## FIR_low_pass_filter
module FIR_low_pass_filter(
	input clk,
	input rst,
	input [7:0]FIR_IN,
	output reg [16:0]FIR_OUT
);
reg[7:0] delay_pipeline1;
reg[7:0] delay_pipeline2;
reg[7:0] delay_pipeline3;
reg[7:0] delay_pipeline4;
reg[7:0] delay_pipeline5;
reg[7:0] delay_pipeline6;
reg[7:0] delay_pipeline7;
reg[7:0] delay_pipeline8;
reg[7:0] delay_pipeline9;
wire[7:0] coeff1 = 8'd7;	 
wire[7:0] coeff2 = 8'd5;
wire[7:0] coeff3 = 8'd51;
wire[7:0] coeff4 = 8'd135;
wire[7:0] coeff5 = 8'd179;
wire[7:0] coeff6 = 8'd135;
wire[7:0] coeff7 = 8'd51;
wire[7:0] coeff8 = 8'd5;
wire[7:0] coeff9 = 8'd7;
reg signed [16:0] multi_data1 ; 
reg signed [16:0] multi_data2 ;
reg signed [16:0] multi_data3 ;
reg signed [16:0] multi_data4 ;
reg signed [16:0] multi_data5 ;
reg signed [16:0] multi_data6 ;
reg signed [16:0] multi_data7 ;
reg signed [16:0] multi_data8 ;
reg signed [16:0] multi_data9 ;
always@(posedge clk or negedge rst)
if(!rst)
begin
	delay_pipeline1 <= 8'b0 ;
	delay_pipeline2 <= 8'b0 ;
	delay_pipeline3 <= 8'b0 ;
	delay_pipeline4 <= 8'b0 ;
	delay_pipeline5 <= 8'b0 ;
	delay_pipeline6 <= 8'b0 ;
	delay_pipeline7 <= 8'b0 ;
	delay_pipeline8 <= 8'b0 ;
	delay_pipeline9 <= 8'b0 ;
end
else
begin
	delay_pipeline1 <= FIR_IN;
	delay_pipeline2 <= delay_pipeline1 ;
	delay_pipeline3 <= delay_pipeline2 ;
	delay_pipeline4 <= delay_pipeline3 ;
	delay_pipeline5 <= delay_pipeline4 ;
  ...
For scale: about 200 flip-flops.
==> flow/config.mk <==
export PLATFORM = sky130hd
export DESIGN_NAME = FIR_low_pass_filter
export DESIGN_NICKNAME = FIR_low_pass_filter
export VERILOG_FILES = /design/flow/design.v
export SDC_FILE = /design/flow/constraint.sdc
export NUM_CORES = 4
export LEC_CHECK = 0
export ABC_AREA = 1
export CAP_MARGIN = 40
export CELL_PAD_IN_SITES_GLOBAL_PLACEMENT = 0
export CORE_MARGIN = 5
export CORE_UTILIZATION = 57
export MIN_ROUTING_LAYER = met2
export PLACE_DENSITY_LB_ADDON = 0.19
export SLEW_MARGIN = 15
==> flow/constraint.sdc <==
create_clock -name core_clock -period 5.73 [get_ports {clk}]
set_input_delay 1.1460 -clock core_clock [delete_from_list [all_inputs] [get_ports {clk}]]
set_output_delay 1.1460 -clock core_clock [all_outputs]
set_load 0.01 [all_outputs]
run.sh (not shown) runs the stock make flow with config.mk's settings and CLKGATE_MAP_FILE=.
==> next run, changes <==
- CAP_MARGIN: 40 -> 20
- CELL_PAD_IN_SITES_GLOBAL_PLACEMENT: 0 -> unset
- CORE_ASPECT_RATIO: unset -> 1.32
- CORE_MARGIN: 5 -> 2
- CORE_UTILIZATION: 57 -> 72
- MIN_ROUTING_LAYER: met2 -> unset
- PLACE_DENSITY_LB_ADDON: 0.19 -> unset
- SLEW_MARGIN: 15 -> 20
- TNS_END_PERCENT: unset -> 50
- clock period: 5.73 -> 3.71 ns (I/O delays scaled with it)
This time the run completed, yet does not pass: negative setup slack.
Maximum frequency went up by 4.9%.
Design area came out higher by 2.2%.
Synthesized cell count is unchanged.
Worst hold slack is worse by 21 ps.
Setup slack got worse by 1800 ps.
Utilization goes up by 19 points.
Global-route usage goes down by 0.58 points.
Register-to-register slack gets worse by 1800 ps.
Via count decreases by 26%.
Routed wire length is higher by about 6%.
==> next run, changes <==
- CORE_ASPECT_RATIO: 1.32 -> unset
- TNS_END_PERCENT: 50 -> unset
- clock period: 3.71 -> 5.39 ns (I/O delays scaled with it)
Outcome: This time the run passed the timing, DRC and antenna checks; cell area shrinks by about 3%; synthesized area is unchanged; via count shrinks by about 4%; first-iteration DRC count shrinks by 31%.
==> next run, changes <==
- PLACE_DENSITY: unset -> 0.35
- SETUP_SLACK_MARGIN: unset -> 0.97
- clock period: 5.39 -> 3.84 ns (I/O delays scaled with it)
Effect: Now the flow completed and failed the layout checks on negative setup slack; sequential cell count stays the same; routed wire length rose by 63%; worst hold slack gets worse by 33 ps; count of clock-buffer cells in the layout fell by 3.
